==> inputs of trial 74 <==
Design CLOCK_TOP, start of the top module:
module CLOCK_TOP( 
	   SEG0, SEG1, SEG2, SEG3, SEG4, SEG5, SEG6, SEG7, LED, BUZ_OUT,
	   CLK50M, KEY1, KEY2, KEY3, SW0, SW1, SW2, SW3, SW4, SW5, KNOCK,
	   SENSOR, ROT_A, ROT_B
	   );
   input CLK50M, KEY1, KEY2, KEY3, SW0, SW1, SW2, SW3, SW4, SW5, KNOCK, SENSOR, ROT_A, ROT_B;
   output [6:0] SEG0, SEG1, SEG2, SEG3, SEG4, SEG5, SEG6, SEG7;
   output [17:0] LED;
   output 	 BUZ_OUT;
   wire 	 CLK1K, CLK10K, EN1K, EN10K, CLEAN_KEY1, CLEAN_KEY2, CLEAN_KEY3, CLEAN_SW1, CLEAN_SW2, CLEAN_SW3, CLEAN_SW4, CLEAN_SW5, ALARM, FIRE_ALARM, FIRE_VALID, PWM_ACT, FIRE_BUZ, KNOCK_LED_BUZ;
   wire [7:0] 	 SEC, MIN, HOUR, DAY;
   wire [7:0] 	 SEC_SET, MIN_SET, HOUR_SET, DAY_SET;
   wire [7:0] 	 SW_SEC, SW_MIN, SW_HOUR, SW_DAY;
   assign BUZ_OUT = (FIRE_VALID) ? FIRE_BUZ : KNOCK_LED_BUZ;
   GENCLK1K
     UGENCLK1K
       ( 
	.RSTN				(SW0),
	.CLK1K				(CLK1K),
	.EN1K				(EN1K),
	.CLK50M				(CLK50M));
   GENCLK10K
     UGENCLK10K
       ( 
	.RSTN					(SW0),
	.CLK10K				(CLK10K),
	.EN10K				(EN10K),
	.CLK50M				(CLK50M));
   DEBOUNCE #(.SET(1'b1))
   UDEBOUNCE_KEY1
     ( 
      .KEY_OUT				(CLEAN_KEY1),
      .KEY_IN				(KEY1),
      .RSTN				(SW0),
      .CLK				(CLK50M),
      .EN1K				(EN1K));
   DEBOUNCE #(.SET(1'b1))
   UDEBOUNCE_KEY2
     ( 
      .KEY_OUT				(CLEAN_KEY2),
      .KEY_IN				(KEY2),
      .RSTN				(SW0),
      .CLK				(CLK50M),
      .EN1K				(EN1K));
   DEBOUNCE #(.SET(1'b1))
   UDEBOUNCE_KEY3
     ( 
      .KEY_OUT				(CLEAN_KEY3),
      .KEY_IN				(KEY3),
      .RSTN				(SW0),
      .CLK				(CLK50M),
      .EN1K				(EN1K));
   DEBOUNCE #(.SET(1'b0))
   UDEBOUNCE_SW1
     ( 
      .KEY_OUT				(CLEAN_SW1),
      .KEY_IN				(SW1),
      .RSTN				(SW0),
      .CLK				(CLK50M),
      .EN1K				(EN1K));
   DEBOUNCE #(.SET(1'b0))
   UDEBOUNCE_SW2
     ( 
      .KEY_OUT				(CLEAN_SW2),
      .KEY_IN				(SW2),
      .RSTN				(SW0),
      .CLK				(CLK50M),
      .EN1K				(EN1K));
   DEBOUNCE #(.SET(1'b0))
   UDEBOUNCE_SW3
     ( 
      .KEY_OUT				(CLEAN_SW3),
      .KEY_IN				(SW3),
      .RSTN				(SW0),
      .CLK				(CLK50M),
      .EN1K				(EN1K));
   DEBOUNCE #(.SET(1'b0))
   UDEBOUNCE_SW4
     ( 
      .KEY_OUT				(CLEAN_SW4),
  ...
export LEC_CHECK = 0
export ABC_AREA = 1
export CAP_MARGIN = 35
export CORE_ASPECT_RATIO = 1.86
export CORE_MARGIN = 9
export CORE_UTILIZATION = 32
export CTS_CLUSTER_SIZE = 93
export HOLD_SLACK_MARGIN = 0.07
export MAX_ROUTING_LAYER = met5
export MIN_ROUTING_LAYER = met1
export PLACE_DENSITY = 0.39
export SETUP_SLACK_MARGIN = 0.86
export SLEW_MARGIN = 20
export TNS_END_PERCENT = 10
create_clock -name core_clock -period 12.3 [get_ports {CLK50M}]
run.sh (not shown) runs the stock make flow with config.mk's settings and CLKGATE_MAP_FILE=.
==> trial 7 (differences from trial 74) <==
Settings changed: CAP_MARGIN 35 to 30, HOLD_SLACK_MARGIN 0.07 to default, PLACE_DENSITY 0.39 to default.
==> trial 35 (differences from trial 74) <==
Settings changed: CAP_MARGIN 35 to 20, CORE_ASPECT_RATIO 1.86 to default, CORE_MARGIN 9 to 2, CORE_UTILIZATION 32 to 72, CTS_CLUSTER_SIZE 93 to 100, HOLD_SLACK_MARGIN 0.07 to default, MAX_ROUTING_LAYER met5 to default, MIN_ROUTING_LAYER met1 to default, PLACE_DENSITY 0.39 to default, SETUP_SLACK_MARGIN 0.86 to default, TNS_END_PERCENT 10 to default.
==> flow/constraint.sdc (replaced) <==
create_clock -name core_clock -period 4.62 [get_ports {CLK50M}]
set_input_delay 0.9240 -clock core_clock [delete_from_list [all_inputs] [get_ports {CLK50M}]]
set_output_delay 0.9240 -clock core_clock [all_outputs]
set_load 0.01 [all_outputs]
==> Implementation_results.wiki <==
== Flow metrics ==
{| class="wikitable"
! Metric !! Value
|-
| Status || no timing/DRC/antenna violations
|-
| Pin count of the biggest net entering global routing || 66
|-
| Net Sw Frac || 22.6%
|-
| R2R cell count || 13
|-
| Sequential-cell power consumption || 1030 uW
|-
| Via-to-Cell Ratio || 4.98
|}
the above is filed under trial 74

==> Implementation_results.wiki <==
== Flow metrics ==
{| class="wikitable"
! Metric !! Value
|-
| Status || no timing/DRC/antenna violations
|-
| R2R cell count || 13
|-
| Via-to-Cell Ratio || 4.97
|-
| Sequential-cell power consumption || 1030 uW
|-
| Pin count of the biggest net entering global routing || 104
|-
| Cell area after placement || 22500 um2
|-
| Final RePlAce weighted congestion || 0.903
|}
the above is filed under trial 7

==> Implementation_results.wiki <==
== Flow metrics ==
{| class="wikitable"
! Metric !! Value
|-
| Setup clock skew after layout || 0.0130 ns
|-
| Met3 layer wire length in the routed design || 3.11 mm
|-
| Post-CTS sizing || 0
|-
| R2R cell count || 11
|-
| Via-to-Cell Ratio || 5.86
|-
| Net Sw Frac || 21.2%
|-
| Post CTS Setup Buffer Count || 0
|-
| Pin count of the biggest net entering global routing || 107
|-
| Status || no timing/DRC/antenna violations
|}
the above is filed under trial 35


---

==> try-sierra <==
CLOCK_TOP again, from the RTL that the note above started with.
export LEC_CHECK = 0
export ABC_AREA = 1
export CAP_MARGIN = 0
export CORE_MARGIN = 2
export CORE_UTILIZATION = 72
export CTS_CLUSTER_DIAMETER = 397
export CTS_CLUSTER_SIZE = 11
export HOLD_SLACK_MARGIN = 0.3
export PLACE_DENSITY_LB_ADDON = 0.19
export SETUP_SLACK_MARGIN = 1.38
export SLEW_MARGIN = 20
create_clock -name core_clock -period 4.62 [get_ports {CLK50M}]
==> inputs of try-pepper, as changes to try-sierra <==
- ABC_AREA: 1 -> unset
- CAP_MARGIN: 0 -> 20
- CORE_UTILIZATION: 72 -> 61
- CTS_CLUSTER_DIAMETER: 397 -> unset
- CTS_CLUSTER_SIZE: 11 -> unset
- HOLD_SLACK_MARGIN: 0.3 -> unset
- PLACE_DENSITY_LB_ADDON: 0.19 -> unset
- SETUP_SLACK_MARGIN: 1.38 -> unset
==> flow/constraint.sdc (replaced) <==
create_clock -name core_clock -period 8.72 [get_ports {CLK50M}]
set_input_delay 1.7440 -clock core_clock [delete_from_list [all_inputs] [get_ports {CLK50M}]]
set_output_delay 1.7440 -clock core_clock [all_outputs]
set_load 0.01 [all_outputs]
==> summary.txt <==
fresh numbers from the pnr run: status no timing/DRC/antenna violations, Post-Syn Area 0.01917 mm2, Std-Cell Rows 64, core area 0.03075 mm2, simple share between 10% and 20%, mux frac, synth 5.261%, adder share under 10%, Placer Congestion 0.8888, CTS Buf Count 36, die height ~180 um
-- figures above: try-pepper

==> summary.txt <==
yosys + openroad results -> status aborted with a tool error, Stop stage 5_1_grt, Post-Syn Area 0.02076 mm2, core area 0.02855 mm2, YS chip area a little over 0.02 mm2, Std-Cell Rows 62, CTS Buf Count 34, die height 173.8 um, Top area cell types dfrtp_1 34%, nand2_1 14%, inv_1 6.4%, simple share 31.99%, mux frac, synth 0%, Placer Congestion ~0.99
-- figures above: try-sierra

Power and IR drop assume default switching activity.
